==> run A: inputs <==
==> flow/design.v <==
/*verilator lint_off EOFNEWLINE*/
/*verilator lint_off WIDTHEXPAND*/
module cordic #(
    parameter WIDTH = 16,                
    parameter ITERATIONS = 12,           
    parameter MODE = 0                   
)(
    input wire clk,
    input wire rst_n,
    input wire start,                    
    input wire [WIDTH-1:0] x_in,         
    input wire [WIDTH-1:0] y_in,         
    input wire [WIDTH-1:0] z_in,         
    output reg done,                     
    output reg [WIDTH-1:0] x_out,        
    output reg [WIDTH-1:0] y_out,        
    output reg [WIDTH-1:0] z_out         
);
    localparam IDLE = 2'd0;
    localparam SETUP = 2'd1;
    localparam ITERATE = 2'd2;
    localparam DONE = 2'd3;
    reg [1:0] state, next_state;
    reg signed [WIDTH-1:0] x, y;
    reg [WIDTH-1:0] z;
    reg signed [WIDTH-1:0] x_next, y_next;
    reg [WIDTH-1:0] z_next;
    reg [$clog2(ITERATIONS)-1:0] iteration;
    function [WIDTH-1:0] atan_table;
        input [3:0] idx;
        begin
            case (idx)
                4'd0:  atan_table = 16'd8192;    
                4'd1:  atan_table = 16'd4836;    
                4'd2:  atan_table = 16'd2555;    
                4'd3:  atan_table = 16'd1297;    
                4'd4:  atan_table = 16'd651;     
                4'd5:  atan_table = 16'd326;     
                4'd6:  atan_table = 16'd163;     
                4'd7:  atan_table = 16'd81;      
                4'd8:  atan_table = 16'd41;      
                4'd9:  atan_table = 16'd20;      
                4'd10: atan_table = 16'd10;      
                4'd11: atan_table = 16'd5;       
                default: atan_table = 16'd0;
            endcase
        end
    endfunction
    always @(posedge clk or negedge rst_n) begin
        if (!rst_n) begin
            state <= IDLE;
            x <= 0;
            y <= 0;
            z <= 0;
            iteration <= 0;
            done <= 1'b0;
            x_out <= 0;
            y_out <= 0;
            z_out <= 0;
        end else begin
            state <= next_state;
            case (state)
                IDLE: begin
                    done <= 1'b0;
                end
                SETUP: begin
                    x <= x_in;
                    y <= y_in;
                    z <= z_in;
                    iteration <= 0;
                end
                ITERATE: begin
                    x <= x_next;
                    y <= y_next;
                    z <= z_next;
                    iteration <= iteration + 1;
                end
                DONE: begin
                    done <= 1'b1;
                    x_out <= x;
                    y_out <= y;
                    z_out <= z;
                end
            endcase
        end
    end
    always @(*) begin
        next_state = state;
        case (state)
            IDLE: begin
                if (start) begin
                    next_state = SETUP;
                end
            end
            SETUP: begin
                next_state = ITERATE;
            end
            ITERATE: begin
                if (iteration == ITERATIONS - 1) begin
                    next_state = DONE;
                end
            end
            DONE: begin
                next_state = IDLE;
            end
        endcase
    end
    wire [WIDTH-1:0] shift_x = x >>> iteration;
    wire [WIDTH-1:0] shift_y = y >>> iteration;
    always @(*) begin
        x_next = x;
        y_next = y;
        z_next = z;
        if (state == ITERATE) begin
            if (MODE == 0) begin
                if (z[WIDTH-1] == 1'b0) begin   
                    x_next = x - shift_y;
                    y_next = y + shift_x;
                    z_next = z - atan_table(iteration);
                end else begin   
                    x_next = x + shift_y;
                    y_next = y - shift_x;
                    z_next = z + atan_table(iteration);
                end
            end else begin
                if (y[WIDTH-1] == 1'b0) begin   
                    x_next = x + shift_y;
                    y_next = y - shift_x;
                    z_next = z + atan_table(iteration);
                end else begin   
                    x_next = x - shift_y;
                    y_next = y + shift_x;
                    z_next = z - atan_table(iteration);
                end
            end
        end
    end
endmodule
/*verilator lint_on EOFNEWLINE*/
/*verilator lint_on WIDTHEXPAND*/ 
==> flow/run.sh <==
#!/bin/bash
# the make line also repeats each setting of config.mk as NAME=value (left out here)
make -C /OpenROAD-flow-scripts/flow DESIGN_CONFIG=/design/flow/config.mk WORK_HOME=/design/flow/orfs CLKGATE_MAP_FILE= finish
==> flow/config.mk <==
export PLATFORM = sky130hd
export DESIGN_NAME = cordic
export DESIGN_NICKNAME = cordic
export VERILOG_FILES = /design/flow/design.v
export SDC_FILE = /design/flow/constraint.sdc
export NUM_CORES = 4
export LEC_CHECK = 0
export CAP_MARGIN = 20
export CELL_PAD_IN_SITES_DETAIL_PLACEMENT = 0
export CORE_ASPECT_RATIO = 0.9
export CORE_MARGIN = 2
export CORE_UTILIZATION = 72
export CTS_CLUSTER_DIAMETER = 238
export GPL_TIMING_DRIVEN = 1
export HOLD_SLACK_MARGIN = -0.09
export MAX_ROUTING_LAYER = met4
export PLACE_DENSITY = 0.7
export SLEW_MARGIN = 20
export TNS_END_PERCENT = 40
==> flow/constraint.sdc <==
create_clock -name core_clock -period 4.6 [get_ports {clk}]
set_input_delay 0.9200 -clock core_clock [delete_from_list [all_inputs] [get_ports {clk}]]
set_output_delay 0.9200 -clock core_clock [all_outputs]
set_load 0.01 [all_outputs]
==> inputs of run E, as changes to run A <==
==> flow/config.mk (replaced) <==
export PLATFORM = sky130hd
export DESIGN_NAME = cordic
export DESIGN_NICKNAME = cordic
export VERILOG_FILES = /design/flow/design.v
export SDC_FILE = /design/flow/constraint.sdc
export NUM_CORES = 4
export LEC_CHECK = 0
export ABC_AREA = 1
export CAP_MARGIN = 20
export CORE_ASPECT_RATIO = 1.33
export CORE_MARGIN = 2
export CORE_UTILIZATION = 72
export CTS_CLUSTER_DIAMETER = 372
export SETUP_SLACK_MARGIN = -0.44
export SLEW_MARGIN = 20
==> flow/constraint.sdc (replaced) <==
create_clock -name core_clock -period 5.22 [get_ports {clk}]
set_input_delay 1.0440 -clock core_clock [delete_from_list [all_inputs] [get_ports {clk}]]
set_output_delay 1.0440 -clock core_clock [all_outputs]
set_load 0.01 [all_outputs]
==> inputs of run D, as changes to run A <==
==> flow/config.mk (replaced) <==
export PLATFORM = sky130hd
export DESIGN_NAME = cordic
export DESIGN_NICKNAME = cordic
export VERILOG_FILES = /design/flow/design.v
export SDC_FILE = /design/flow/constraint.sdc
export NUM_CORES = 4
export LEC_CHECK = 0
export ABC_AREA = 1
export CAP_MARGIN = 20
export CORE_MARGIN = 2
export CORE_UTILIZATION = 72
export CTS_CLUSTER_DIAMETER = 372
export SLEW_MARGIN = 20
==> flow/constraint.sdc (replaced) <==
create_clock -name core_clock -period 5.22 [get_ports {clk}]
set_input_delay 1.0440 -clock core_clock [delete_from_list [all_inputs] [get_ports {clk}]]
set_output_delay 1.0440 -clock core_clock [all_outputs]
set_load 0.01 [all_outputs]
==> results <==
Sequential share of layout area, lowest first: run A, run E, run D. Hold slack: run D is lower than run A (38 ps). Clock skew: run D < run A < run E. Final cell count, highest first: run D, run E, run A. Run E produced a clean layout. Run D completed without violations. Run A completed and failed the layout checks on negative setup slack. The lowest register-to-register slack belongs to run A, the highest to run E. Against run D, the maximum frequency of run E is larger by about 2%. In run A the area after synthesis is higher than in run E, by 5.1%. Core utilization, lowest first: run D, run E, run A.
==> figures <==
item                                                            run D         run E                 run A
Period minus WS final                                         4430 ps       4340 ps               4820 ps
CP peak stage delay                                            700 ps        550 ps                540 ps
Proportion of cell area occupied by multi-input gates           54.0%         53.9%                 57.2%
Dominant cell area share                                        29.4%         29.4%                 27.9%
Data arrival, critical path                                   4700 ps       4570 ps               5070 ps
Final standard cell area without fillers                    10200 um2     10200 um2             11400 um2
Chip area estimate from yosys synthesis                      8860 um2      8860 um2              9320 um2
Setup slack after layout                                       791 ps        883 ps               -222 ps
Simple-gate share of the synthesized area                       33.6%         33.6%                 11.8%
Worst path depth                                                   21            23                    18
Startpoint of the most critical setup path               iteration[2]  iteration[2]          iteration[0]
Number of core rows                                                40            46                    39
Proportion of synthesized chip area in sequential cells         29.7%         29.7%                 28.2%
Status                                       timing/DRC/antenna clean  timing/DRC/antenna clean       failed layout checks
Layout check failures                                               -             -  negative setup slack
Worst clock skew                                              10.5 ps       11.4 ps               10.8 ps
